### flow/run.sh
#!/bin/bash
# the make line also repeats each setting of config.mk as NAME=value (left out here)
make -C /OpenROAD-flow-scripts/flow DESIGN_CONFIG=/design/flow/config.mk WORK_HOME=/design/flow/orfs CLKGATE_MAP_FILE= finish
### flow/constraint.sdc
create_clock -name core_clock -period 4.0 [get_ports {clk}]
set_input_delay 0.8000 -clock core_clock [delete_from_list [all_inputs] [get_ports {clk}]]
set_output_delay 0.8000 -clock core_clock [all_outputs]
set_load 0.01 [all_outputs]
### flow/config.mk
export PLATFORM = sky130hd
export DESIGN_NAME = bldc_esc
export DESIGN_NICKNAME = bldc_esc
export VERILOG_FILES = /design/flow/design.v
export SDC_FILE = /design/flow/constraint.sdc
export NUM_CORES = 4
export LEC_CHECK = 0
export CAP_MARGIN = 20
export CORE_MARGIN = 2
export CORE_UTILIZATION = 70
export CTS_CLUSTER_SIZE = 35
export PLACE_DENSITY_LB_ADDON = 0.0
export SETUP_SLACK_MARGIN = 1.16
export SLEW_MARGIN = 20
### flow/design.v
module bldc_esc #(parameter DATA_WIDTH = 16,parameter debounce = 3)(
  input clk,              		 
  input reset,            		 
  input pwm_en,						 
  input encoder_a,  				 
  input encoder_b,  				 
  input [DATA_WIDTH-1:0] pwm_period,	 
  input [DATA_WIDTH-1:0] period_reference,	 
  input [DATA_WIDTH-1:0] Kp_ext, 
  input [DATA_WIDTH-1:0] Ki_ext, 
  input [DATA_WIDTH-1:0] Kd_ext, 
  input override_internal_pid,		 
  output reg motor_positive,   		 
  output reg motor_negative 			 
);
  reg motor_pwm;
  reg [DATA_WIDTH-1:0] pwm_counter;
  reg [DATA_WIDTH-1:0] pwm_duty_cycle;
  reg [1:0]encoder_state;
  reg [1:0]prev_encoder_state;
  reg [1:0]pwm_direction;
  reg [DATA_WIDTH-1:0] period_speed ; 
  reg [DATA_WIDTH-1:0] speed_ctr;
  reg [DATA_WIDTH-1:0] Kp ;
  reg [DATA_WIDTH-1:0] Ki ;
  reg [DATA_WIDTH-1:0] Kd ;
  reg signed[DATA_WIDTH-1:0] error;
  reg signed[(DATA_WIDTH)-1:0] integral;
  reg signed[DATA_WIDTH-1:0] derivative;
  reg signed [(DATA_WIDTH)-1:0] pid_output;
  reg signed[DATA_WIDTH-1:0] previous_error;
  reg [2:0] encoder_a_shift_reg;
  reg encoder_a_reg;
  reg [2:0] encoder_b_shift_reg;
  reg encoder_b_reg;
 always @(posedge clk or posedge reset) begin
    if (reset) begin
        integral <= 16'b0;
        pwm_counter <= {DATA_WIDTH{1'b0}};
        encoder_state <= 2'b0;
        prev_encoder_state <= 2'b0;
        pwm_direction<=2'b00;
        motor_positive<=1'b0;
        motor_negative<=1'b0;
        Kp <= 16'd1;
        Ki <= 16'd0;
        Kd <= 16'd0;
        speed_ctr<={DATA_WIDTH{1'b0}};
        previous_error <= {DATA_WIDTH{1'b0}};
        error<=8'b0;
        period_speed <= 16'b0;
        pid_output <= 16'b0;
        derivative <= 16'b0;
        pwm_duty_cycle <= 16'b0;
        motor_pwm <= 1'b0;
        encoder_a_shift_reg <= 3'b0;
        encoder_a_reg <= 1'b0;
        encoder_b_shift_reg <= 3'b0;
        encoder_b_reg <= 1'b0;
    end 
    else begin
        encoder_a_shift_reg <= {encoder_a_shift_reg[debounce-2:0],encoder_a};
        if (encoder_a_shift_reg == {debounce{1'b0}} || encoder_a_shift_reg == {debounce{1'b1}})begin
            encoder_a_reg <= encoder_a_shift_reg[0];
        end
        encoder_b_shift_reg <= {encoder_b_shift_reg[debounce-2:0],encoder_b};
        if (encoder_b_shift_reg == {debounce{1'b0}} || encoder_b_shift_reg == {debounce{1'b1}})begin
            encoder_b_reg <= encoder_b_shift_reg[0];
        end
        pid_output <= Kp * error + Ki * integral + Kd * derivative;	 
        if(pid_output<1) begin			 
			pwm_duty_cycle<=pwm_period;
		end 
		else if (pid_output>pwm_period) begin	 
			pwm_duty_cycle<=1;
		end 
		else begin
			pwm_duty_cycle<= pid_output;	 
		end
        derivative <= error - previous_error;
        if (integral + error > 2047) begin  
            integral <= 2047;  
        end 
        else if (integral + error < -2048) begin
            integral <= -2048; 
        end 
        else begin
            integral <= integral + error;  
        end
        previous_error<=error;
        error <= period_reference - period_speed;
        motor_pwm <= (pwm_counter < pwm_duty_cycle) & pwm_en;  
        if (pwm_counter == pwm_period) begin
            pwm_counter <= 16'd0;
        end
        else begin
            pwm_counter <= pwm_counter + 1;
        end
        encoder_state <= {encoder_a_reg, encoder_b_reg};
        prev_encoder_state <= encoder_state;
        case ({encoder_state, prev_encoder_state})
            4'b0100, 4'b1101,4'b1011: begin 
                pwm_direction<=2'b10;
            end
            4'b1000,4'b1110,4'b0111: begin 
                pwm_direction<=2'b01;
            end
            4'b1100, 4'b0011, 4'b1001,4'b0110: begin 
                pwm_direction<=2'b00;
            end
            default: begin
                pwm_direction<=pwm_direction; 
            end
        endcase
        if(pwm_en==1'b0)begin
            motor_positive<=1'b0;
            motor_negative<=1'b0;
		end 
		else begin
            case(pwm_direction)
                2'b00: begin
      				if(period_reference>32767) begin  
						motor_positive<=1'b0;
						motor_negative<=motor_pwm;
					end
					else begin
						motor_positive<=motor_pwm;
						motor_negative<=1'b0;
					end
                end 
                2'b01:begin
                    motor_positive<=1'b0;
                    motor_negative<=motor_pwm;
                end
                2'b10:begin
                    motor_positive<=motor_pwm;
                    motor_negative<=1'b0;
                end
                default: begin
                    motor_positive <= 1'b0;
                    motor_negative <= 1'b0;
                end
            endcase
        end
		if(override_internal_pid) begin
			Kp<=Kp_ext;
			Ki<=Ki_ext;
			Kd<=Kd_ext;
		end 
		else begin
			Kp<=Kp;
			Ki<=Ki;
			Kd<=Kd;
		end
      if((prev_encoder_state[0]==1'b0 && encoder_a_reg==1'b1) || speed_ctr==16'h00ff) begin
            period_speed<=speed_ctr;
            speed_ctr<={DATA_WIDTH{1'b0}};
        end else begin
            speed_ctr<=speed_ctr+1;
        end
    end
 end
endmodule
==> deck_impl_summary.md, run 1 <==
Key Metrics from the Run

Setup path
  – R2r setup slk: -2.80 ns
  – Slowest CP cell: fa_1
  – Buf+Inv Stages, Crit Path: 6
  – CP Data Arrival Time: 7.21 ns
  – CP top delay family: adder cells
  – Crit path launch: Kd[3]
  – Worst R2R End: pid_output[15]
  – CP Depth: 24
  – Worst reg2reg path depth: 24
  – CP peak stage delay: around 0.56 ns
  – Crit Path Category: reg2reg
  – Worst EP required: approximately 4.4 ns
  – CP cell instances: buf_6 -> and2_4 -> fa_2 -> fa_1 -> inv_2 -> fa_1 -> inv_2 -> ha_4 -> fa_1 -> fa_1 -> fa_1 -> fa_1 -> inv_2 -> fa_1 -> inv_2 -> ha_4 -> inv_4 -> o21bai_4 -> a21oi_2 -> o21bai_4 -> a21oi_4 -> o21ai_2 -> o41ai_2 -> xnor2_1
  – Critical path's most frequent cell: fa_1
  – Worst setup EP type: flip-flop
  – End point of the critical path: pid_output[15]
  – R2r startpoint: Kd[3]
  – Crit Path Max Fanout: 8
  – CP startpoint kind: flip-flop

Place
  – Placed Cells: 3039
  – Port Buffers: ~87
  – Final RePlAce weighted congestion: ~0.95
  – Pre-CTS setup slack: -2.79 ns
  – HPWL Detailed: approximately 47000 um
  – Post-DP Area: between 20000 and 30000 sq um

GRT
  – Tot GR Track Use: a little under two fifths
  – Number of global-route vias before repair: between 15k and 20k
  – Global-route wire length before repair: 97300 um
  – Largest net degree at the start of global routing: roughly 70
  – Initial antenna violation count: 0
  – Total congestion overflow: 0

STA
  – Max Fclk: about 150 MHz
  – Final Hold Fails: 0
  – Final Worst Setup Slack: -2.80 ns
  – Period utilisation layout: 170%
  – Slew HR: 44.6%
  – Fin Clk Skew: approximately 0.015 ns
  – Final setup vio count: 13
  – RSZ-0062 raised after global routing: yes
  – Post-route setup TNS: -27.25 ns
  – Fin Hold WS: approximately 0.38 ns
  – Measured slew at the worst slew-check pin: 0.828 ns
  – Tmin final: between 6 and 7 ns
  – Max-slew violation count: 0

Synth
  – Floorplan Nets: between 2k and 3k
  – Synth Area in Adders: between 30% and 40%
  – Post-synth ARST share: around 100%
  – YS warnings: 1
  – Synth Flop Type: dfrtp_1
  – Cell area leaders: fa_1, dfrtp_1, ha_1, inv_1, and2_1
  – Largest type area fraction: between 20% and 30%
  – Xor and xnor fraction of the mapped netlist area: 7.05%
  – Synth Area per Inst: approximately 9.6 sq um
  – Complex Gates by Area: 5.54%
  – Count leader, synth: inv_1
  – Netlist cell types: around 60
  – Synth logic family: adder cells
  – Multiplexer share: 2.47%
  – Post-Syn Area: between 20000 and 25000 sq um
  – Basic Gates by Area: between 10% and 20%
  – Ys flops: 210
  – Yosys cell count: between 2k and 2.5k
  – EDFF count, synth: 0
  – Synthesis area per yosys: between 20000 and 25000 sq um
  – Largest area contributor in the netlist: fa_1
  – Post-synthesis cell count: 2364
  – Leading cell types by count after synthesis: inv_1, fa_1, and2_1
  – Seq/Total Area, Yosys: a little under a quarter

Die
  – Die area: roughly 34000 sq um
  – Fp_density: between 70% and 80%
  – Core area: 32300 sq um
  – Number of placement rows: roughly 66
  – Die Y: 184 um
  – Die x size: roughly 180 um
  – Boundary Pins: about 88

Layout
  – Area delta synth->final: 24.1%
  – Post-Route Utilization: 87.4%
  – Final Cell Area: 28200 sq um
  – Final #Nets: between 3k and 4k
  – Final std cells w/o fill: 3161

Outcome
  – Outcome: failed layout checks
  – SO Viols: setup timing

Worst hold path
  – Worst hold stages: 0
  – Hold wc startpoint: encoder_b_shift_reg[0]
  – Hold Path Sink: encoder_b_shift_reg[1]
  – Hold WC Path Type: reg2reg

Routing
  – Residual DRC: 0
  – Wirelength, routed: approximately 65000 um
  – DR vias: 18.1k
  – Iteration-0 DRC Markers: around 1.4k
  – WL/cell: roughly 21 um
  – Vias per cell: approximately 5.7
  – Antenna cell count: 0
  – ANT nets after route: 0
  – TritonRoute pass-1 iters: 6

Run
  – OpenROAD warnings: 29
  – Max-capacitance violation count: 0

Clock network
  – CTS tree: built
  – CTS max path bufs: 3
  – Clock Sinks: about 210
  – # hold bufs at CTS: 0
  – Reg clk slew, reported paths: 0.07 ns
  – Total CTS buffers: 24
  – # H-tree levels: 1
  – CTS root buf: clkbuf_16
  – Worst-Skew Late Latency: between 0.5 and 0.6 ns
## timing repair
action,4_1_cts,5_1_grt
gates cloned,3,0
hold endpoints to repair,0,0
setup endpoints to repair,52,55
setup buffers,52,24
resized,139,110
pin swaps,52,91
## layer usage
metal  up-vias  global-route usage [%]  share of wire, %
met4         0                    15.0               5.0
met3       227                    6.34               8.0
li1       7945                       -                 -
met5         -                       0                 0
met1      9053                    49.3                39
met2       867                    62.7                48
## final cells by class
cell class / count / area, sq um
inverter: 492 / 1860
fill: 1614 / 4050
multi-input combinational: 1597 / 16300
clock buffer: 32 / 671
sequential: 210 / 5300
tap: 442 / 553
clock inverter: 11 / 125
timing repair buffer: 377 / 3410
==> run 2, diff against run 1 <==
- CELL_PAD_IN_SITES_DETAIL_PLACEMENT: default -> 1
- CELL_PAD_IN_SITES_GLOBAL_PLACEMENT: default -> 2
- CORE_ASPECT_RATIO: default -> 0.89
- CORE_MARGIN: 2 -> 10
- CORE_UTILIZATION: 70 -> 31
- CTS_CLUSTER_DIAMETER: default -> 168
- CTS_CLUSTER_SIZE: 35 -> default
- GPL_ROUTABILITY_DRIVEN: default -> 1
- GPL_TIMING_DRIVEN: default -> 0
- HOLD_SLACK_MARGIN: default -> 0.3
- MAX_ROUTING_LAYER: default -> met5
- MIN_ROUTING_LAYER: default -> met2
- PLACE_DENSITY_LB_ADDON: 0.0 -> 0.15
- SETUP_SLACK_MARGIN: 1.16 -> 0.27
- SLEW_MARGIN: 20 -> 0
- TNS_END_PERCENT: default -> 5
- clock period: 4.0 -> 4.24 ns (I/O delays scaled with it)
==> deck_impl_summary.md, run 2 <==
Key Metrics from the Run

GRT
  – Initial antenna violation count: 2 (+2)
  – Number of global-route vias before repair: 28.7k (+51%)
  – Largest net degree at the start of global routing: 42 (-38%)
  – Tot GR Track Use: 28.8% (-8.7 points)
  – Global-route wire length before repair: 121000 um (+25%)
  – Total congestion overflow: 0 (unchanged)

Synth
  – Complex Gates by Area: 5.54% (unchanged)
  – Seq/Total Area, Yosys: 23.1% (unchanged)
  – Synth Area in Adders: 37.4% (unchanged)
  – YS warnings: 1 (unchanged)
  – Largest type area fraction: 25.6% (unchanged)
  – Synth Flop Type: dfrtp_1
  – Cell area leaders: fa_1, dfrtp_1, ha_1, inv_1, and2_1
  – Synth logic family: adder cells
  – Synthesis area per yosys: 22800 sq um (unchanged)
  – Post-synth ARST share: 100% (unchanged)
  – Floorplan Nets: 2956 (unchanged)
  – Ys flops: 210 (unchanged)
  – EDFF count, synth: 0 (unchanged)
  – Leading cell types by count after synthesis: inv_1, fa_1, and2_1
  – Synth Area per Inst: 9.62 sq um (unchanged)
  – Post-Syn Area: 22800 sq um (unchanged)
  – Basic Gates by Area: 15.1% (unchanged)
  – Largest area contributor in the netlist: fa_1
  – Count leader, synth: inv_1
  – Xor and xnor fraction of the mapped netlist area: 7.05% (unchanged)
  – Multiplexer share: 2.47% (unchanged)
  – Yosys cell count: 2364 (unchanged)
  – Netlist cell types: 60 (unchanged)
  – Post-synthesis cell count: 2364 (unchanged)

Clock network
  – CTS max path bufs: 3 (unchanged)
  – Clock Sinks: 210 (unchanged)
  – Reg clk slew, reported paths: 0.06 ns (about the same)
  – CTS tree: built
  – # H-tree levels: 1 (unchanged)
  – CTS root buf: clkbuf_16
  – Worst-Skew Late Latency: 0.61 ns (+0.06 ns)
  – Total CTS buffers: 28 (+17%)

Worst hold path
  – Hold wc startpoint: encoder_a_shift_reg[0]
  – Worst hold stages: 0 (unchanged)
  – Hold Path Sink: encoder_a_shift_reg[1]
  – Hold WC Path Type: reg2reg

STA
  – Fin Clk Skew: 0.0255 ns (+0.0105 ns)
  – Measured slew at the worst slew-check pin: 1.12 ns (+0.296 ns)
  – Final Hold Fails: 0 (unchanged)
  – Max-slew violation count: 0 (unchanged)
  – Slew HR: 25.1% (-20 points)
  – RSZ-0062 raised after global routing: yes
  – Final setup vio count: 13 (unchanged)
  – Max Fclk: 139 MHz (-5.4%)
  – Tmin final: 7.19 ns (+0.391 ns)
  – Period utilisation layout: 170% (-0.39 points)
  – Final Worst Setup Slack: -2.95 ns (-0.151 ns)

Setup path
  – Crit Path Category: reg2reg
  – Buf+Inv Stages, Crit Path: 3 (-3)
  – CP cell instances: and2_1 -> fa_1 -> fa_2 -> inv_2 -> fa_1 -> fa_1 -> fa_2 -> fa_1 -> fa_1 -> inv_1 -> fa_1 -> inv_1 -> fa_2 -> xnor2_2 -> xnor2_2 -> xnor2_1 -> xnor2_1 -> xnor2_1 -> xnor2_2 -> xnor2_2
  – Crit path launch: derivative[8]
  – CP Data Arrival Time: 7.70 ns (+0.49 ns)
  – Critical path's most frequent cell: fa_1
  – CP peak stage delay: 0.66 ns (+0.10 ns)
  – R2r setup slk: -2.95 ns (-0.15 ns)
  – CP startpoint kind: flip-flop
  – Worst EP required: 4.74 ns (+0.33 ns)
  – CP top delay family: adder cells
  – Slowest CP cell: fa_2
  – End point of the critical path: pid_output[15]
  – Worst setup EP type: flip-flop
  – CP Depth: 20 (-17%)
  – Worst R2R End: pid_output[15]
  – Crit Path Max Fanout: 8 (unchanged)
  – Worst reg2reg path depth: 20 (-17%)
  – R2r startpoint: derivative[8]

Place
  – Port Buffers: 86 (-1.1%)
  – Post-DP Area: 24900 sq um (-3.5%)
  – HPWL Detailed: 61500 um (+30%)
  – Final RePlAce weighted congestion: 0.945 (-0.79%)

Routing
  – DR vias: 22.7k (+26%)
  – Iteration-0 DRC Markers: 2094 (+53%)
  – Wirelength, routed: 79200 um (+22%)
  – ANT nets after route: 0 (unchanged)
  – TritonRoute pass-1 iters: 5 (-1)
  – Residual DRC: 0 (unchanged)
  – WL/cell: 22.5 um (+9.4%)
  – Vias per cell: 6.46 (+13%)

Die
  – Die Y: 276 um (+50%)
  – Boundary Pins: 88 (unchanged)
  – Core area: 72500 sq um (+120%)
  – Die area: 84600 sq um (+150%)
  – Fp_density: 31.4% (-39 points)
  – Number of placement rows: 93 (+41%)
  – Die x size: 307 um (+67%)

Run
  – OpenROAD warnings: 29 (unchanged)
  – Max-capacitance violation count: 0 (unchanged)

Outcome
  – Outcome: failed layout checks
  – SO Viols: setup timing

Layout
  – Area delta synth->final: 18.7%
  – Final #Nets: 3125 (-5.1%)
  – Final Cell Area: 27000 sq um (-4.4%)
## run 2: through the flow
| step | util [%] | setup TNS, ns | worst slack (ns) | hold slack [ns] | instances |
|---|---|---|---|---|---|
| 6_report | 37.3 | -26.48 | -2.95 | 0.375 | 3520 |
| 5_1_grt | 37.2 | -29.55 | -3.10 | 0.386 | 3504 |
| 4_1_cts | 37.0 | -26.36 | -2.84 | 0.380 | 3499 |
| 3_5_place_dp | 34.4 | -35.48 | -3.79 | 0.367 | 3405 |
| 3_3_place_gp | 34.2 | -283.18 | -3.82 | 0.359 | 3400 |
| 2_1_floorplan | - | -20.69 | -2.34 | 0.354 | 2364 |
## run 2: routing by layer
| metal | part of all wire, % | global-route usage (%) | vias up |
|---|---|---|---|
| met5 | 1.0 | 9.41 | - |
| met2 | 51 | 32.1 | 6390 |
| li1 | - | - | 7581 |
| met4 | 3.6 | 2.76 | 28 |
| met1 | 0 | - | 8439 |
| met3 | 45 | 42.7 | 303 |
## run 2: layout make-up
type	instances	area [sq um]
Clock buffer	36	791
Tap cell	950	1190
Inverter	492	1850
Fill cell	8194	45500
Multi-Input combinational cell	1597	15600
Buffer	65	612
Sequential cell	210	5330
Antenna cell	16	40.0
Clock inverter	15	221
Timing Repair Buffer	139	1330
## run 2: repair_timing
action                                  CTS  global route
gates resized                           178            43
hold buffers                              0             0
pin swaps                                45            35
buffers inserted                         43             5
endpoints found under the setup margin   27            24
gates cloned                              0             0
==> run 3, diff against run 2 <==
- CELL_PAD_IN_SITES_DETAIL_PLACEMENT: 1 -> 0
- CELL_PAD_IN_SITES_GLOBAL_PLACEMENT: 2 -> default
- CORE_ASPECT_RATIO: 0.89 -> 1.26
- CORE_MARGIN: 10 -> 2
- CORE_UTILIZATION: 31 -> 72
- CTS_CLUSTER_DIAMETER: 168 -> 103
- GPL_TIMING_DRIVEN: 0 -> default
- HOLD_SLACK_MARGIN: 0.3 -> default
- MIN_ROUTING_LAYER: met2 -> met1
- PLACE_DENSITY_LB_ADDON: 0.15 -> default
- SETUP_SLACK_MARGIN: 0.27 -> -0.42
- SLEW_MARGIN: 0 -> 20
- TNS_END_PERCENT: 5 -> 55
- clock period: 4.24 -> 5.47 ns (I/O delays scaled with it)
==> deck_impl_summary.md, run 3 <==
Key Metrics from the Run

Outcome
  – Outcome: failed layout checks
  – SO Viols: setup timing

GRT
  – Met1 Usage GRT: 47.7% (+48 points)
  – Largest net degree at the start of global routing: 139 (+230%)
  – Initial antenna violation count: 0 (-2)
  – Tot GR Track Use: 42.5% (+14 points)
  – Met2 Use GR: 70.8% (+39 points)
  – Most Used Layer, Global Route: met2
  – Global-route wire length before repair: 106000 um (-13%)
  – GR Util met3: 10.3% (-32 points)
  – Number of global-route vias before repair: 20.0k (-30%)
  – Total congestion overflow: 0 (unchanged)

Routing
  – ANT nets after route: 0 (unchanged)
  – Wirelength, routed: 67700 um (-14%)
  – WL/cell: 22.1 um (-1.8%)
  – Residual DRC: 0 (unchanged)
  – Antenna cell count: 0 (-16)
  – Vias per cell: 5.89 (-8.8%)
  – Iteration-0 DRC Markers: 1228 (-41%)
  – TritonRoute pass-1 iters: 5 (unchanged)
  – DR vias: 18.1k (-21%)

Die
  – Die Y: 204 um (-26%)
  – Boundary Pins: 88 (unchanged)
  – Number of placement rows: 73 (-22%)
  – Fp_density: 72.6% (+41 points)
  – Core area: 31300 sq um (-57%)
  – Die area: 33000 sq um (-61%)
  – Die x size: 162 um (-47%)

Setup path
  – Slowest CP cell: fa_1
  – Crit Path Category: reg2reg
  – CP top delay family: adder cells
  – Worst setup EP type: flip-flop
  – Crit path launch: derivative[2]
  – Worst R2R End: pid_output[15]
  – CP Data Arrival Time: 7.45 ns (-0.25 ns)
  – CP cell instances: buf_6 -> and2_1 -> fa_1 -> fa_1 -> inv_1 -> fa_1 -> inv_1 -> ha_1 -> inv_1 -> fa_1 -> inv_1 -> fa_1 -> fa_1 -> fa_1 -> inv_2 -> fa_1 -> inv_2 -> ha_4 -> inv_4 -> o21bai_4 -> a21oi_4 -> o21ai_2 -> o41ai_2 -> xnor2_1
  – CP Depth: 24 (+20%)
  – Critical path's most frequent cell: fa_1
  – Crit Path Max Fanout: 6 (-2)
  – End point of the critical path: pid_output[15]
  – Worst EP required: 5.91 ns (+1.17 ns)
  – R2r setup slk: -1.54 ns (+1.41 ns)
  – Worst reg2reg path depth: 24 (+20%)
  – CP peak stage delay: 0.77 ns (+0.11 ns)
  – R2r startpoint: derivative[2]
  – Buf+Inv Stages, Crit Path: 8 (+5)
  – CP startpoint kind: flip-flop

Synth
  – Basic Gates by Area: 15.1% (unchanged)
  – Post-Syn Area: 22800 sq um (unchanged)
  – Largest type area fraction: 25.6% (unchanged)
  – Yosys cell count: 2364 (unchanged)
  – Cell area leaders: fa_1, dfrtp_1, ha_1, inv_1, and2_1
  – Leading cell types by count after synthesis: inv_1, fa_1, and2_1
  – EDFF count, synth: 0 (unchanged)
  – YS warnings: 1 (unchanged)
  – Synth Flop Type: dfrtp_1
  – Synth logic family: adder cells
  – Multiplexer share: 2.47% (unchanged)
  – Xor and xnor fraction of the mapped netlist area: 7.05% (unchanged)
  – Complex Gates by Area: 5.54% (unchanged)
  – Ys flops: 210 (unchanged)
  – Count leader, synth: inv_1
  – Netlist cell types: 60 (unchanged)
  – Floorplan Nets: 2956 (unchanged)
  – Synth Area in Adders: 37.4% (unchanged)
  – Largest area contributor in the netlist: fa_1
  – Seq/Total Area, Yosys: 23.1% (unchanged)
  – Post-synth ARST share: 100% (unchanged)
  – Synthesis area per yosys: 22800 sq um (unchanged)
  – Synth Area per Inst: 9.62 sq um (unchanged)
  – Post-synthesis cell count: 2364 (unchanged)

Worst hold path
  – Hold wc startpoint: encoder_b_shift_reg[0]
  – Hold Path Sink: encoder_b_shift_reg[1]
  – Hold WC Path Type: reg2reg
  – Worst hold stages: 0 (unchanged)

STA
  – Final Worst Setup Slack: -1.54 ns (+1.41 ns)
  – Measured slew at the worst slew-check pin: 0.997 ns (-0.126 ns)
  – Final setup vio count: 11 (-2)
  – Max Fclk: 143 MHz (+2.6%)
  – Fin Hold WS: 0.395 ns (+0.0205 ns)
  – Tmin final: 7.01 ns (-0.183 ns)
  – RSZ-0062 raised after global routing: yes
  – Fin Clk Skew: 0.0165 ns (-0.00899 ns)
  – Slew HR: 33.1% (+8.0 points)
  – Final Hold Fails: 0 (unchanged)
  – Period utilisation layout: 128% (-41 points)
  – Max-slew violation count: 0 (unchanged)

Clock network
  – # hold bufs at CTS: 0 (unchanged)
  – Total CTS buffers: 24 (-14%)
  – CTS root buf: clkbuf_16
  – Reg clk slew, reported paths: 0.06 ns (about the same)
  – Worst-Skew Late Latency: 0.57 ns (-0.04 ns)
  – # H-tree levels: 1 (unchanged)
  – CTS max path bufs: 3 (unchanged)
  – CTS tree: built
  – Clock Sinks: 210 (unchanged)

Layout
  – Area delta synth->final: 17.7%
  – Final Cell Area: 26800 sq um (-0.88%)
  – Fillers: 1659 (-80%)
  – Final #Nets: 3231 (+3.4%)
  – Post-Route Utilization: 85.4% (+48 points)

Place
  – Port Buffers: 87 (+1.2%)
  – Pre-CTS setup slack: -1.49 ns (+2.30 ns)
  – HPWL Detailed: 51100 um (-17%)
  – Final RePlAce weighted congestion: 1.00 (+6.2%)
  – Post-DP Area: 25400 sq um (+2.0%)

Run
  – OpenROAD warnings: 33 (+14%)
  – Max-capacitance violation count: 0 (unchanged)
run 3: per-layer routing:
metal,up-vias,share of wire [%]
met1,9028,34
li1,7809,-
met5,-,0
met2,879,48
met3,361,8.4
met4,0,9.3
run 3: cell type report:
| type | count | area [sq um] | area share, % |
|---|---|---|---|
| clock inverters | 9 | 75.1 | 0.280 |
| repair buffers | 314 | 2630 | 9.81 |
| flip-flops and latches | 210 | 5280 | 19.7 |
| multi-input cells | 1597 | 15700 | 58.8 |
| well taps | 412 | 515 | 1.93 |
| clock buffers | 33 | 684 | 2.56 |
| inverters | 492 | 1850 | 6.92 |
run 3: per-stage QoR:
stage          instances  setup TNS (ns)
2_1_floorplan       2364           -7.46
3_3_place_gp        3002           -8.28
3_5_place_dp        3002          -10.56
4_1_cts             3066           -8.72
5_1_grt             3067          -13.50
6_report            3067          -11.88
run 3: what timing repair did:
action,CTS,global route
gates resized,89,15
setup endpoints to repair,10,10
setup buffers,22,1
gates cloned,0,0
pin swaps,61,13
==> run 4, diff against run 3 <==
- ABC_AREA: default -> 1
- CELL_PAD_IN_SITES_DETAIL_PLACEMENT: 0 -> default
- CORE_ASPECT_RATIO: 1.26 -> default
- CTS_CLUSTER_DIAMETER: 103 -> default
- CTS_CLUSTER_SIZE: default -> 51
- GPL_ROUTABILITY_DRIVEN: 1 -> default
- HOLD_SLACK_MARGIN: default -> 0.3
- MAX_ROUTING_LAYER: met5 -> default
- MIN_ROUTING_LAYER: met1 -> default
- PLACE_DENSITY: default -> 0.41
- SETUP_SLACK_MARGIN: -0.42 -> 0.79
- TNS_END_PERCENT: 55 -> default
- clock period: 5.47 -> 5.89 ns (I/O delays scaled with it)
==> deck_impl_summary.md, run 4 <==
Key Metrics from the Run

Routing
  – Wirelength, routed: 68900 um (+1.6%)
  – WL/cell: 18.9 um (-15%)
  – ANT nets after route: 0 (unchanged)
  – Antenna cell count: 0 (unchanged)
  – Iteration-0 DRC Markers: 1828 (+49%)
  – Residual DRC: 0 (unchanged)
  – DR vias: 20.4k (+13%)
  – TritonRoute pass-1 iters: 6 (+1)
  – Vias per cell: 5.58 (-5.3%)

Worst hold path
  – Hold WC Path Type: reg2reg
  – Hold Path Sink: encoder_state[1]
  – Worst hold stages: 0 (unchanged)
  – Hold wc startpoint: encoder_a_reg

Clock network
  – # H-tree levels: 1 (unchanged)
  – Reg clk slew, reported paths: 0.06 ns (about the same)
  – Worst-Skew Late Latency: 0.57 ns (about the same)
  – CTS root buf: clkbuf_16
  – CTS tree: built
  – Total CTS buffers: 25 (+4.2%)
  – # hold bufs at CTS: 0 (unchanged)
  – CTS max path bufs: 3 (unchanged)
  – Clock Sinks: 210 (unchanged)

Setup path
  – Crit Path Category: reg2reg
  – CP Depth: 27 (+13%)
  – R2r startpoint: error[4]
  – CP peak stage delay: 0.54 ns (-0.23 ns)
  – Crit Path Max Fanout: 5 (-1)
  – CP top delay family: adder cells
  – Worst EP required: 6.34 ns (+0.43 ns)
  – End point of the critical path: pid_output[14]
  – CP Data Arrival Time: 7.18 ns (-0.27 ns)
  – Worst setup EP type: flip-flop
  – Buf+Inv Stages, Crit Path: 8 (unchanged)
  – CP startpoint kind: flip-flop
  – Worst R2R End: pid_output[14]
  – Critical path's most frequent cell: fa_1
  – Slowest CP cell: fa_1
  – Crit path launch: error[4]
  – Worst reg2reg path depth: 27 (+13%)
  – R2r setup slk: -0.84 ns (+0.70 ns)

Synth
  – EDFF count, synth: 0 (unchanged)
  – Multiplexer share: 2.31% (-0.16 points)
  – YS warnings: 1 (unchanged)
  – Count leader, synth: inv_1
  – Leading cell types by count after synthesis: inv_1, nand2_1, fa_1
  – Floorplan Nets: 3526 (+19%)
  – Basic Gates by Area: 16.0% (+0.85 points)
  – Synth Flop Type: dfrtp_1
  – Post-Syn Area: 23900 sq um (+5.0%)
  – Synth Area per Inst: 8.14 sq um (-15%)
  – Seq/Total Area, Yosys: 22.0% (-1.1 points)
  – Netlist cell types: 60 (unchanged)
  – Synth Area in Adders: 35.7% (-1.8 points)
  – Synthesis area per yosys: 23900 sq um (+5.0%)
  – Complex Gates by Area: 4.42% (-1.1 points)
  – Synth logic family: adder cells
  – Cell area leaders: fa_1, dfrtp_1, inv_1, ha_1, nand2_1
  – Ys flops: 210 (unchanged)
  – Xor and xnor fraction of the mapped netlist area: 4.32% (-2.7 points)
  – Largest area contributor in the netlist: fa_1
  – Post-synth ARST share: 100% (unchanged)
  – Post-synthesis cell count: 2934 (+24%)
  – Largest type area fraction: 24.4% (-1.2 points)
  – Yosys cell count: 2934 (+24%)

Place
  – HPWL Detailed: 51400 um (+0.58%)
  – Post-DP Area: 26600 sq um (+4.6%)
  – Final RePlAce weighted congestion: 0.965 (-3.9%)
  – Port Buffers: 87 (unchanged)

GRT
  – Initial antenna violation count: 1 (+1)
  – Tot GR Track Use: 40.5% (-2.0 points)
  – GR Util met3: 9.31% (-0.94 points)
  – Most Used Layer, Global Route: met2
  – Global-route wire length before repair: 107000 um (+1.4%)
  – Met1 Usage GRT: 51.1% (+3.3 points)
  – Largest net degree at the start of global routing: 130 (-6.5%)
  – Number of global-route vias before repair: 21.5k (+7.6%)
  – Met2 Use GR: 66.1% (-4.7 points)
  – Total congestion overflow: 0 (unchanged)

Layout
  – Final Cell Area: 28300 sq um (+5.6%)
  – Logic area: 15500 sq um (-1.4%)
  – Fillers: 1712 (+3.2%)
  – Final #Nets: 3783 (+17%)
  – Reg area: 5290 sq um (+0.12%)
  – Area delta synth->final: 18.4%

Die
  – Core area: 32600 sq um (+4.1%)
  – Boundary Pins: 88 (unchanged)
  – Die x size: 186 um (+15%)
  – Die Y: 186 um (-8.6%)
  – Number of placement rows: 66 (-9.6%)
  – Die area: 34600 sq um (+4.8%)
  – Fp_density: 73.2% (+0.59 points)

STA
  – Slew HR: 36.5% (+3.4 points)
  – Max Fclk: 149 MHz (+4.2%)
  – Final Hold Fails: 0 (unchanged)
  – Measured slew at the worst slew-check pin: 0.953 ns (-0.0445 ns)
  – RSZ-0062 raised after global routing: yes
  – Post-route setup TNS: -5.46 ns (+6.42 ns)
  – Tmin final: 6.73 ns (-0.281 ns)
  – Max-slew violation count: 0 (unchanged)
  – Fin Clk Skew: 0.0137 ns (-0.00287 ns)
  – Period utilisation layout: 114% (-14 points)
  – Final setup vio count: 9 (-2)
  – Final Worst Setup Slack: -0.837 ns (+0.701 ns)

Outcome
  – Outcome: failed layout checks
  – SO Viols: setup timing

Run
  – Max-capacitance violation count: 0 (unchanged)
  – OpenROAD warnings: 33 (unchanged)
[run 4: repair_timing]
item,CTS,global route
setup buffers,32,4
setup endpoints to repair,12,12
gates resized,75,73
pin swaps,66,37
[run 4: per-stage QoR]
step | utilization [%] | hold slack [ns] | worst slack, ns | std cells
4_1_cts | 85.8 | 0.379 | -0.716 | 3646
3_5_place_dp | 81.6 | 0.370 | -0.930 | 3570
3_3_place_gp | 81.6 | 0.359 | -0.764 | 3570
6_report | 86.7 | 0.379 | -0.837 | 3650
5_1_grt | 86.7 | 0.384 | -1.08 | 3650
2_1_floorplan | - | 0.354 | -0.668 | 2934
[run 4: per-layer routing]
metal	share of wire, %	wire length, um
met1	38	26000
met2	47	32600
met3	9.2	6370
met4	5.6	3870
met5	0.019	13
[run 4: area by class of cell]
| cell class | instances | area share (%) |
|---|---|---|
| multi-input cells | 1765 | 54.8 |
| flip-flops and latches | 210 | 18.7 |
| inverters | 874 | 11.6 |
| repair buffers | 315 | 9.81 |
| clock buffers | 35 | 2.49 |
| well taps | 442 | 1.96 |
| clock inverters | 9 | 0.597 |
==> run 5, diff against run 4 <==
- ABC_AREA: 1 -> default
- CORE_UTILIZATION: 72 -> 62
- CTS_CLUSTER_SIZE: 51 -> 98
- HOLD_SLACK_MARGIN: 0.3 -> default
- PLACE_DENSITY: 0.41 -> 0.6
- SETUP_SLACK_MARGIN: 0.79 -> default
- clock period: 5.89 -> 3.86 ns (I/O delays scaled with it)
==> deck_impl_summary.md, run 5 <==
Key Metrics from the Run

Setup path
  – End point of the critical path: pid_output[15]
  – CP Data Arrival Time: 7.12 ns (-0.06 ns)
  – CP startpoint kind: flip-flop
  – CP cell instances: buf_12 -> and2_4 -> fa_1 -> inv_1 -> fa_1 -> inv_1 -> fa_1 -> inv_2 -> fa_1 -> fa_1 -> inv_1 -> fa_1 -> fa_1 -> fa_1 -> inv_1 -> fa_1 -> inv_1 -> ha_4 -> and3_1 -> a21oi_2 -> o21ai_2 -> o41ai_2 -> xnor2_1
  – Buf+Inv Stages, Crit Path: 7 (-1)
  – CP top delay family: adder cells
  – Worst setup EP type: flip-flop
  – R2r setup slk: -2.79 ns (-1.96 ns)
  – CP Depth: 23 (-15%)
  – Critical path's most frequent cell: fa_1
  – Crit Path Category: reg2reg
  – Slowest CP cell: fa_1
  – CP peak stage delay: 0.51 ns (-0.03 ns)
  – Crit path launch: Kd[9]
  – Worst R2R End: pid_output[15]
  – Crit Path Max Fanout: 4 (-1)
  – Worst reg2reg path depth: 23 (-15%)
  – R2r startpoint: Kd[9]
  – Worst EP required: 4.32 ns (-2.02 ns)

Place
  – Post-DP Area: 25800 sq um (-3.1%)
  – HPWL Detailed: 48400 um (-5.9%)
  – Port Buffers: 87 (unchanged)
  – Final RePlAce weighted congestion: 0.929 (-3.7%)

Synth
  – Synth Area in Adders: 37.4% (+1.8 points)
  – Synthesis area per yosys: 22800 sq um (-4.7%)
  – Count leader, synth: inv_1
  – Leading cell types by count after synthesis: inv_1, fa_1, and2_1
  – Post-Syn Area: 22800 sq um (-4.7%)
  – Synth Area per Inst: 9.62 sq um (+18%)
  – Post-synth ARST share: 100% (unchanged)
  – Netlist cell types: 60 (unchanged)
  – Largest type area fraction: 25.6% (+1.2 points)
  – Complex Gates by Area: 5.54% (+1.1 points)
  – Cell area leaders: fa_1, dfrtp_1, ha_1, inv_1, and2_1
  – Ys flops: 210 (unchanged)
  – Xor and xnor fraction of the mapped netlist area: 7.05% (+2.7 points)
  – Yosys cell count: 2364 (-19%)
  – Post-synthesis cell count: 2364 (-19%)
  – Floorplan Nets: 2956 (-16%)
  – Largest area contributor in the netlist: fa_1
  – Seq/Total Area, Yosys: 23.1% (+1.1 points)
  – Multiplexer share: 2.47% (+0.16 points)
  – YS warnings: 1 (unchanged)
  – EDFF count, synth: 0 (unchanged)
  – Synth Flop Type: dfrtp_1
  – Basic Gates by Area: 15.1% (-0.85 points)
  – Synth logic family: adder cells

Worst hold path
  – Hold Path Sink: encoder_a_shift_reg[1]
  – Hold WC Path Type: reg2reg
  – Hold wc startpoint: encoder_a_shift_reg[0]
  – Worst hold stages: 0 (unchanged)

Routing
  – Iteration-0 DRC Markers: 848 (-54%)
  – WL/cell: 18.9 um (about the same)
  – Vias per cell: 5.43 (-2.7%)
  – DR vias: 17.1k (-16%)
  – ANT nets after route: 0 (unchanged)
  – Wirelength, routed: 59300 um (-14%)
  – Residual DRC: 0 (unchanged)
  – TritonRoute pass-1 iters: 5 (-1)

STA
  – Final setup vio count: 13 (+4)
  – Max-slew violation count: 0 (unchanged)
  – RSZ-0062 raised after global routing: yes
  – Tmin final: 6.65 ns (-0.0729 ns)
  – Slew HR: 46.1% (+9.6 points)
  – Period utilisation layout: 172% (+58 points)
  – Fin Hold WS: 0.378 ns (-0.000613 ns)
  – Final Worst Setup Slack: -2.79 ns (-1.96 ns)
  – Final Hold Fails: 0 (unchanged)
  – Max Fclk: 150 MHz (+1.1%)
  – Measured slew at the worst slew-check pin: 0.806 ns (-0.147 ns)
  – Fin Clk Skew: 0.0185 ns (+0.00487 ns)

Layout
  – Final Cell Area: 27500 sq um (-2.8%)
  – Post-Route Utilization: 75.6% (-11 points)
  – Final #Nets: 3245 (-14%)
  – Area delta synth->final: 20.8%

GRT
  – Number of global-route vias before repair: 18.3k (-15%)
  – Total congestion overflow: 0 (unchanged)
  – Initial antenna violation count: 1 (unchanged)
  – Global-route wire length before repair: 95600 um (-11%)
  – Tot GR Track Use: 32.2% (-8.3 points)
  – Largest net degree at the start of global routing: 61 (-53%)

Outcome
  – Outcome: failed layout checks
  – SO Viols: setup timing

Clock network
  – # H-tree levels: 1 (unchanged)
  – Total CTS buffers: 25 (unchanged)
  – Reg clk slew, reported paths: 0.06 ns (about the same)
  – CTS max path bufs: 3 (unchanged)
  – Clock Sinks: 210 (unchanged)
  – CTS tree: built
  – Worst-Skew Late Latency: 0.56 ns (about the same)
  – # hold bufs at CTS: 0 (unchanged)
  – CTS root buf: clkbuf_16

Die
  – Die area: 38200 sq um (+10%)
  – Fp_density: 62.6% (-11 points)
  – Die x size: 196 um (+5.1%)
  – Core area: 36300 sq um (+11%)
  – Boundary Pins: 88 (unchanged)
  – Number of placement rows: 70 (+6.1%)
  – Die Y: 196 um (+5.1%)

Run
  – Max-capacitance violation count: 0 (unchanged)
  – OpenROAD warnings: 31 (-6.1%)
==> run 5: cell type report <==
cell class                      instances  area, sq um
Multi-Input combinational cell       1597        16000
Fill cell                            2592         8850
Sequential cell                       210         5300
Timing Repair Buffer                  327         2930
Inverter                              492         1850
Clock buffer                           39          708
Tap cell                              468          586
Clock inverter                          7         83.8
Antenna cell                            1         2.50
==> run 5: per-stage QoR <==
stage	cells	setup WS (ns)	TNS, ns
5_1_grt	3140	-3.01	-29.34
6_report	3141	-2.79	-27.41
3_5_place_dp	3059	-3.08	-28.71
3_3_place_gp	3059	-3.01	-27.72
4_1_cts	3127	-2.78	-27.37
2_1_floorplan	2364	-2.58	-23.49
==> run 5: timing repair <==
| action | CTS | global route |
|---|---|---|
| setup endpoints to repair | 13 | 17 |
| buffers inserted | 22 | 14 |
| pin swaps | 10 | 55 |
| gates resized | 91 | 76 |
==> run 5: layer usage <==
metal	global-route usage (%)	up-vias	routed length, um
met3	3.92	117	3390
li1	-	7863	-
met5	0	-	13
met1	45.7	8573	26000
met4	9.73	2	1980
met2	52.3	501	27900
==> run 6, diff against run 5 <==
- CORE_ASPECT_RATIO: default -> 1.05
- CORE_MARGIN: 2 -> 7
- CORE_UTILIZATION: 62 -> 68
- CTS_CLUSTER_SIZE: 98 -> 75
- GPL_TIMING_DRIVEN: default -> 0
- MAX_ROUTING_LAYER: default -> met4
- MIN_ROUTING_LAYER: default -> met2
- PLACE_DENSITY: 0.6 -> default
- PLACE_DENSITY_LB_ADDON: default -> 0.04
- SETUP_SLACK_MARGIN: default -> 0.46
- clock period: 3.86 -> 9.85 ns (I/O delays scaled with it)
==> deck_impl_summary.md, run 6 <==
Key Metrics from the Run

Outcome
  – Outcome: complete, no violations

Place
  – HPWL Detailed: 47400 um (-2.0%)
  – Final RePlAce weighted congestion: 1.07 (+15%)
  – Pre-CTS setup slack: 2.29 ns (+5.37 ns)
  – Port Buffers: 86 (-1.1%)
  – Placed Cells: 2871 (-6.1%)

Setup path
  – Buf+Inv Stages, Crit Path: 6 (-1)
  – Slowest CP cell: dfrtp_1
  – End point of the critical path: pid_output[15]
  – Worst setup EP type: flip-flop
  – CP Data Arrival Time: 8.32 ns (+1.20 ns)
  – Worst reg2reg path depth: 24 (+4.3%)
  – Crit Path Max Fanout: 10 (+6)
  – Crit Path Category: reg2reg
  – CP startpoint kind: flip-flop
  – Critical path's most frequent cell: fa_1
  – CP peak stage delay: 0.66 ns (+0.15 ns)
  – CP cell instances: clkbuf_1 -> and2_1 -> fa_1 -> fa_1 -> inv_1 -> fa_1 -> inv_1 -> ha_1 -> fa_1 -> fa_1 -> fa_1 -> fa_1 -> inv_1 -> fa_1 -> inv_1 -> ha_1 -> inv_1 -> o21bai_1 -> a21oi_1 -> o21bai_1 -> a21oi_1 -> o21ai_0 -> o41ai_1 -> xnor2_1
  – Worst EP required: 10.28 ns (+5.96 ns)
  – CP top delay family: adder cells
  – CP Depth: 24 (+4.3%)
  – R2r startpoint: Kd[2]
  – R2r setup slk: 1.97 ns (+4.76 ns)
  – Worst R2R End: pid_output[15]
  – Crit path launch: Kd[2]

Layout
  – Reg area: 5260 sq um (-0.80%)
  – Final std cells w/o fill: 2920 (-7.0%)
  – Area delta synth->final: 10.1%
  – Post-Route Utilization: 76.1% (+0.44 points)
  – Fillers: 2252 (-13%)
  – Logic area: 15400 sq um (-4.0%)
  – Final #Nets: 3069 (-5.4%)

Die
  – Number of placement rows: 68 (-2.9%)
  – Die Y: 201 um (+3.0%)
  – Die area: 38800 sq um (+1.4%)
  – Core area: 32900 sq um (-9.4%)
  – Fp_density: 69.1% (+6.5 points)
  – Die x size: 193 um (-1.6%)
  – Boundary Pins: 88 (unchanged)

Worst hold path
  – Worst hold stages: 0 (unchanged)
  – Hold wc startpoint: encoder_a_shift_reg[0]
  – Hold Path Sink: encoder_a_shift_reg[1]
  – Hold WC Path Type: reg2reg

STA
  – Period utilisation layout: 80.0% (-92 points)
  – Final Hold Fails: 0 (unchanged)
  – Tmin final: 7.88 ns (+1.23 ns)
  – Fin Hold WS: 0.381 ns (+0.00248 ns)
  – Max-slew violation count: 0 (unchanged)
  – Final Worst Setup Slack: 1.97 ns (+4.76 ns)
  – Fin Clk Skew: 0.0400 ns (+0.0214 ns)
  – Measured slew at the worst slew-check pin: 0.939 ns (+0.133 ns)
  – Final setup vio count: 0 (-13)
  – Slew HR: 37.4% (-8.7 points)
  – RSZ-0062 raised after global routing: no
  – Max Fclk: 127 MHz (-16%)

Clock network
  – # hold bufs at CTS: 0 (unchanged)
  – Post-CTS sizing: 0 (-100%)
  – CTS root buf: clkbuf_16
  – CTS tree: built
  – # H-tree levels: 1 (unchanged)
  – Worst-Skew Late Latency: 0.57 ns (about the same)
  – CTS max path bufs: 3 (unchanged)
  – Total CTS buffers: 24 (-4.0%)
  – Setup bufs post-CTS: 0 (-100%)
  – Reg clk slew, reported paths: 0.06 ns (about the same)
  – Clock Sinks: 210 (unchanged)

Synth
  – Netlist cell types: 60 (unchanged)
  – Basic Gates by Area: 15.1% (unchanged)
  – Synth logic family: adder cells
  – Floorplan Nets: 2956 (unchanged)
  – Post-synth ARST share: 100% (unchanged)
  – Synth Flop Type: dfrtp_1
  – YS warnings: 1 (unchanged)
  – Cell area leaders: fa_1, dfrtp_1, ha_1, inv_1, and2_1
  – Leading cell types by count after synthesis: inv_1, fa_1, and2_1
  – Multiplexer share: 2.47% (unchanged)
  – Ys flops: 210 (unchanged)
  – Largest type area fraction: 25.6% (unchanged)
  – Post-synthesis cell count: 2364 (unchanged)
  – EDFF count, synth: 0 (unchanged)
  – Xor and xnor fraction of the mapped netlist area: 7.05% (unchanged)
  – Yosys cell count: 2364 (unchanged)
  – Post-Syn Area: 22800 sq um (unchanged)
  – Synth Area in Adders: 37.4% (unchanged)
  – Complex Gates by Area: 5.54% (unchanged)
  – Count leader, synth: inv_1
  – Synth Area per Inst: 9.62 sq um (unchanged)
  – Synthesis area per yosys: 22800 sq um (unchanged)
  – Seq/Total Area, Yosys: 23.1% (unchanged)
  – Largest area contributor in the netlist: fa_1

GRT
  – Tot GR Track Use: 49.3% (+17 points)
  – Largest net degree at the start of global routing: 109 (+79%)
  – Global-route wire length before repair: 96500 um (+0.87%)
  – Total congestion overflow: 0 (unchanged)
  – Initial antenna violation count: 0 (-1)
  – Number of global-route vias before repair: 26.0k (+42%)

Routing
  – Wirelength, routed: 60700 um (+2.4%)
  – ANT nets after route: 0 (unchanged)
  – Iteration-0 DRC Markers: 4582 (+440%)
  – WL/cell: 20.8 um (+10%)
  – Vias per cell: 7.79 (+43%)
  – TritonRoute pass-1 iters: 12 (+7)
  – Residual DRC: 0 (unchanged)
  – DR vias: 22.7k (+33%)

Run
  – OpenROAD warnings: 32 (+3.2%)
  – Max-capacitance violation count: 0 (unchanged)
[run 6: stage by stage]
step / setup TNS, ns / area (sq um)
final: 0 / 25100
after global routing: 0 / 25000
after CTS: 0 / 25000
after detailed placement: 0 / 24200
after global placement: -36.88 / 24100
after floorplan: 0 / 22800
[run 6: area by class of cell]
class | instances | share of cell area [%]
Sequential cell | 210 | 21.0
Buffer | 65 | 1.05
Clock inverter | 11 | 0.624
Inverter | 492 | 7.40
Multi-Input combinational cell | 1597 | 61.4
Antenna cell | 5 | 0.0499
Clock buffer | 33 | 2.81
Timing Repair Buffer | 87 | 3.55
Tap cell | 420 | 2.10
[run 6: metal layers]
layer  GRT usage [%]  vias up  part of all wire, %
li1                -     7449                    -
met1               -     8323                    0
met2            55.6     6022                   48
met3            64.8      947                   40
met4            12.6        0                   12
met5               -        -                    0
==> run 7, diff against run 6 <==
- ABC_AREA: default -> 1
- CORE_ASPECT_RATIO: 1.05 -> default
- CORE_MARGIN: 7 -> 2
- CORE_UTILIZATION: 68 -> 72
- CTS_CLUSTER_SIZE: 75 -> 76
- GPL_TIMING_DRIVEN: 0 -> default
- HOLD_SLACK_MARGIN: default -> -0.09
- MAX_ROUTING_LAYER: met4 -> default
- MIN_ROUTING_LAYER: met2 -> default
- PLACE_DENSITY_LB_ADDON: 0.04 -> 0.01
- SETUP_SLACK_MARGIN: 0.46 -> 1.8
- clock period: 9.85 -> 6.24 ns (I/O delays scaled with it)
==> deck_impl_summary.md, run 7 <==
Key Metrics from the Run

Synth
  – Seq/Total Area, Yosys: 22.0% (-1.1 points)
  – Synth Area per Inst: 8.14 sq um (-15%)
  – Largest area contributor in the netlist: fa_1
  – Post-synthesis cell count: 2934 (+24%)
  – Yosys cell count: 2934 (+24%)
  – Post-synth ARST share: 100% (unchanged)
  – Floorplan Nets: 3526 (+19%)
  – Basic Gates by Area: 16.0% (+0.85 points)
  – Synth Area in Adders: 35.7% (-1.8 points)
  – Leading cell types by count after synthesis: inv_1, nand2_1, fa_1
  – EDFF count, synth: 0 (unchanged)
  – Multiplexer share: 2.31% (-0.16 points)
  – Count leader, synth: inv_1
  – YS warnings: 1 (unchanged)
  – Netlist cell types: 60 (unchanged)
  – Largest type area fraction: 24.4% (-1.2 points)
  – Synthesis area per yosys: 23900 sq um (+5.0%)
  – Synth Flop Type: dfrtp_1
  – Complex Gates by Area: 4.42% (-1.1 points)
  – Post-Syn Area: 23900 sq um (+5.0%)
  – Synth logic family: adder cells
  – Ys flops: 210 (unchanged)
  – Xor and xnor fraction of the mapped netlist area: 4.32% (-2.7 points)
  – Cell area leaders: fa_1, dfrtp_1, inv_1, ha_1, nand2_1

Setup path
  – CP startpoint kind: flip-flop
  – CP top delay family: adder cells
  – CP peak stage delay: 0.56 ns (-0.10 ns)
  – Crit path launch: integral[1]
  – End point of the critical path: pid_output[14]
  – CP Depth: 27 (+13%)
  – Worst EP required: 6.71 ns (-3.57 ns)
  – Crit Path Max Fanout: 7 (-3)
  – Worst setup EP type: flip-flop
  – R2r startpoint: integral[1]
  – Worst reg2reg path depth: 27 (+13%)
  – Crit Path Category: reg2reg
  – Critical path's most frequent cell: fa_1
  – CP Data Arrival Time: 7.33 ns (-0.99 ns)
  – Worst R2R End: pid_output[14]
  – Slowest CP cell: fa_1
  – Buf+Inv Stages, Crit Path: 8 (+2)
  – R2r setup slk: -0.62 ns (-2.59 ns)

Clock network
  – Reg clk slew, reported paths: 0.07 ns (about the same)
  – Clock Sinks: 210 (unchanged)
  – # H-tree levels: 1 (unchanged)
  – CTS root buf: clkbuf_16
  – CTS max path bufs: 3 (unchanged)
  – CTS tree: built
  – Total CTS buffers: 25 (+4.2%)
  – Worst-Skew Late Latency: 0.58 ns (about the same)

GRT
  – Largest net degree at the start of global routing: 126 (+16%)
  – Number of global-route vias before repair: 22.0k (-15%)
  – Initial antenna violation count: 1 (+1)
  – Total congestion overflow: 0 (unchanged)
  – Tot GR Track Use: 42.3% (-7.0 points)
  – Global-route wire length before repair: 111000 um (+15%)

Layout
  – Final Cell Area: 28500 sq um (+14%)
  – Fillers: 1619 (-28%)
  – Final std cells w/o fill: 3654 (+25%)
  – Final #Nets: 3784 (+23%)
  – Area delta synth->final: 19.4%

Routing
  – DR vias: 20.8k (-8.4%)
  – WL/cell: 20.0 um (-3.8%)
  – Iteration-0 DRC Markers: 2168 (-53%)
  – Vias per cell: 5.70 (-27%)
  – Wirelength, routed: 73000 um (+20%)
  – TritonRoute pass-1 iters: 8 (-4)
  – ANT nets after route: 0 (unchanged)
  – Residual DRC: 0 (unchanged)

Die
  – Core area: 32600 sq um (-0.93%)
  – Boundary Pins: 88 (unchanged)
  – Number of placement rows: 66 (-2.9%)
  – Fp_density: 73.2% (+4.1 points)
  – Die Y: 186 um (-7.6%)
  – Die area: 34600 sq um (-11%)
  – Die x size: 186 um (-3.3%)

STA
  – Fin Clk Skew: 0.0173 ns (-0.0226 ns)
  – RSZ-0062 raised after global routing: yes
  – Final Worst Setup Slack: -0.620 ns (-2.59 ns)
  – Period utilisation layout: 110% (+30 points)
  – Max Fclk: 146 MHz (+15%)
  – Tmin final: 6.86 ns (-1.02 ns)
  – Slew HR: 27.5% (-9.9 points)
  – Final setup vio count: 7 (+7)
  – Max-slew violation count: 0 (unchanged)
  – Post-route setup TNS: -3.56 ns (-3.56 ns)
  – Final Hold Fails: 0 (unchanged)
  – Measured slew at the worst slew-check pin: 1.08 ns (+0.142 ns)

Worst hold path
  – Hold Path Sink: encoder_state[1]
  – Worst hold stages: 0 (unchanged)
  – Hold wc startpoint: encoder_a_reg
  – Hold WC Path Type: reg2reg

Place
  – Final RePlAce weighted congestion: 0.989 (-7.2%)
  – HPWL Detailed: 50800 um (+7.1%)
  – Post-DP Area: 26600 sq um (+9.9%)
  – Placed Cells: 3557 (+24%)
  – Port Buffers: 87 (+1.2%)

Outcome
  – Outcome: failed layout checks
  – SO Viols: setup timing

Run
  – OpenROAD warnings: 32 (unchanged)
  – Max-capacitance violation count: 0 (unchanged)
## run 7: layout make-up
| class | count | area (sq um) | share of cell area, % |
|---|---|---|---|
| sequential | 210 | 5290 | 18.6 |
| multi-input combinational | 1765 | 15700 | 54.9 |
| timing repair buffer | 316 | 2830 | 9.94 |
| antenna | 1 | 2.50 | 0.00877 |
| inverter | 874 | 3290 | 11.5 |
| clock inverter | 11 | 181 | 0.636 |
| tap | 442 | 553 | 1.94 |
| clock buffer | 35 | 713 | 2.50 |
## run 7: repair_timing
action / CTS / global route
pin swaps: 55 / 44
hold buffers: 0 / 0
cloned: 1 / 0
endpoints found under the setup margin: 12 / 13
gates resized: 129 / 67
setup buffers: 38 / 11
## run 7: through the flow
step           hold slack [ns]  util [%]  setup slack (ns)
6_report                 0.375      87.4            -0.620
5_1_grt                  0.403      87.4            -0.843
4_1_cts                  0.378      86.4            -0.377
3_5_place_dp             0.365      81.5            -0.528
3_3_place_gp             0.360      81.5            -0.443
2_1_floorplan            0.354         -            -0.318
## run 7: metal layers
layer / wire [um] / global-route usage [%] / vias to the layer above
met5: 15 / 0 / -
met1: 25600 / 50.7 / 9942
met3: 7520 / 11.2 / 488
met2: 34100 / 68.6 / 1286
met4: 5850 / 26.1 / 2
li1: - / - / 9108
==> run 8, diff against run 7 <==
- CTS_CLUSTER_SIZE: 76 -> 100
- HOLD_SLACK_MARGIN: -0.09 -> default
- PLACE_DENSITY: default -> 0.6
- PLACE_DENSITY_LB_ADDON: 0.01 -> default
- SETUP_SLACK_MARGIN: 1.8 -> default
- clock period: 6.24 -> 4.87 ns (I/O delays scaled with it)
==> deck_impl_summary.md, run 8 <==
Key Metrics from the Run

Setup path
  – Buf+Inv Stages, Crit Path: 8 (unchanged)
  – Critical path's most frequent cell: fa_1
  – R2r startpoint: Kp[5]
  – Worst setup EP type: flip-flop
  – Crit path launch: Kp[5]
  – End point of the critical path: pid_output[14]
  – CP peak stage delay: 0.53 ns (-0.03 ns)
  – Slowest CP cell: fa_1
  – CP top delay family: adder cells
  – CP startpoint kind: flip-flop
  – Worst R2R End: pid_output[14]
  – R2r setup slk: -1.90 ns (-1.28 ns)
  – CP Depth: 27 (unchanged)
  – Crit Path Category: reg2reg
  – CP Data Arrival Time: 7.23 ns (-0.10 ns)
  – Worst EP required: 5.34 ns (-1.37 ns)
  – Crit Path Max Fanout: 5 (-2)
  – Worst reg2reg path depth: 27 (unchanged)

Worst hold path
  – Worst hold stages: 0 (unchanged)
  – Hold WC Path Type: reg2reg
  – Hold Path Sink: encoder_state[1]
  – Hold wc startpoint: encoder_a_reg

GRT
  – Total congestion overflow: 0 (unchanged)
  – Global-route wire length before repair: 110000 um (-0.73%)
  – Largest net degree at the start of global routing: 91 (-28%)
  – Met1 Usage GRT: 52.4% (+1.8 points)
  – Met2 Use GR: 67.8% (-0.77 points)
  – GR Util met3: 7.88% (-3.3 points)
  – Initial antenna violation count: 0 (-1)
  – Most Used Layer, Global Route: met2
  – Tot GR Track Use: 41.7% (-0.63 points)
  – Number of global-route vias before repair: 21.7k (-1.3%)

Synth
  – EDFF count, synth: 0 (unchanged)
  – Synth Area per Inst: 8.14 sq um (unchanged)
  – YS warnings: 1 (unchanged)
  – Cell area leaders: fa_1, dfrtp_1, inv_1, ha_1, nand2_1
  – Count leader, synth: inv_1
  – Largest type area fraction: 24.4% (unchanged)
  – Synth Area in Adders: 35.7% (unchanged)
  – Multiplexer share: 2.31% (unchanged)
  – Synthesis area per yosys: 23900 sq um (unchanged)
  – Ys flops: 210 (unchanged)
  – Complex Gates by Area: 4.42% (unchanged)
  – Xor and xnor fraction of the mapped netlist area: 4.32% (unchanged)
  – Largest area contributor in the netlist: fa_1
  – Post-synth ARST share: 100% (unchanged)
  – Post-synthesis cell count: 2934 (unchanged)
  – Leading cell types by count after synthesis: inv_1, nand2_1, fa_1
  – Post-Syn Area: 23900 sq um (unchanged)
  – Seq/Total Area, Yosys: 22.0% (unchanged)
  – Yosys cell count: 2934 (unchanged)
  – Synth logic family: adder cells
  – Netlist cell types: 60 (unchanged)
  – Basic Gates by Area: 16.0% (unchanged)
  – Synth Flop Type: dfrtp_1
  – Floorplan Nets: 3526 (unchanged)

STA
  – Final Hold Fails: 0 (unchanged)
  – Max Fclk: 148 MHz (+1.4%)
  – RSZ-0062 raised after global routing: yes
  – Max-slew violation count: 0 (unchanged)
  – Final Worst Setup Slack: -1.90 ns (-1.28 ns)
  – Measured slew at the worst slew-check pin: 0.808 ns (-0.273 ns)
  – Slew HR: 45.9% (+18 points)
  – Post-route setup TNS: -16.71 ns (-13.16 ns)
  – Period utilisation layout: 139% (+29 points)
  – Fin Clk Skew: 0.0366 ns (+0.0192 ns)
  – Tmin final: 6.77 ns (-0.0939 ns)
  – Final setup vio count: 12 (+5)

Routing
  – DR vias: 20.7k (-0.70%)
  – Antenna cell count: 0 (-1)
  – WL/cell: 19.4 um (-2.9%)
  – ANT nets after route: 0 (unchanged)
  – Iteration-0 DRC Markers: 1987 (-8.3%)
  – TritonRoute pass-1 iters: 7 (-1)
  – Wirelength, routed: 71200 um (-2.5%)
  – Residual DRC: 0 (unchanged)
  – Vias per cell: 5.64 (-1.1%)

Place
  – Final RePlAce weighted congestion: 0.970 (-1.9%)
  – Placed Cells: 3572 (+0.42%)
  – Port Buffers: 87 (unchanged)
  – HPWL Detailed: 51300 um (+1.0%)

Die
  – Fp_density: 73.2% (unchanged)
  – Die Y: 186 um (unchanged)
  – Core area: 32600 sq um (unchanged)
  – Boundary Pins: 88 (unchanged)
  – Number of placement rows: 66 (unchanged)
  – Die x size: 186 um (unchanged)
  – Die area: 34600 sq um (unchanged)

Layout
  – Final std cells w/o fill: 3669 (+0.41%)
  – Area delta synth->final: 19.0%
  – Final #Nets: 3800 (+0.42%)
  – Post-Route Utilization: 87.2% (-0.28 points)

Clock network
  – Total CTS buffers: 25 (unchanged)
  – CTS tree: built
  – Reg clk slew, reported paths: 0.07 ns (about the same)
  – CTS root buf: clkbuf_16
  – Clock Sinks: 210 (unchanged)
  – CTS max path bufs: 3 (unchanged)
  – # H-tree levels: 1 (unchanged)
  – Worst-Skew Late Latency: 0.58 ns (about the same)

Run
  – Max-capacitance violation count: 0 (unchanged)
  – OpenROAD warnings: 31 (-3.1%)

Outcome
  – Outcome: failed layout checks
  – SO Viols: setup timing
[run 8: final cells by class]
class	instances	area (sq um)
Sequential cell	210	5290
Inverter	874	3280
Clock inverter	9	141
Clock buffer	37	711
Timing Repair Buffer	332	2930
Fill cell	1680	4190
Tap cell	442	553
Multi-Input combinational cell	1765	15500
[run 8: stage by stage]
stage,hold WS (ns),instance area [sq um],setup WS [ns]
final,0.381,28400,-1.90
after global routing,0.389,28400,-2.07
after CTS,0.386,28200,-1.70
after detailed placement,0.383,26700,-1.91
after global placement,0.361,26700,-1.85
after floorplan,0.354,24200,-1.60
[run 8: repair_timing]
action                                  4_1_cts  5_1_grt
gates resized                               111       31
setup buffers                                39       14
hold buffers                                  0        0
endpoints found under the setup margin       12       12
pin swaps                                    65       47
[run 8: routing by layer]
metal | routed length [um] | part of all wire, % | vias to the layer above
met5 | 0 | 0 | -
met4 | 5060 | 7.1 | 0
met3 | 6410 | 9.0 | 397
met2 | 33000 | 46 | 1208
met1 | 26800 | 38 | 9939
li1 | - | - | 9137
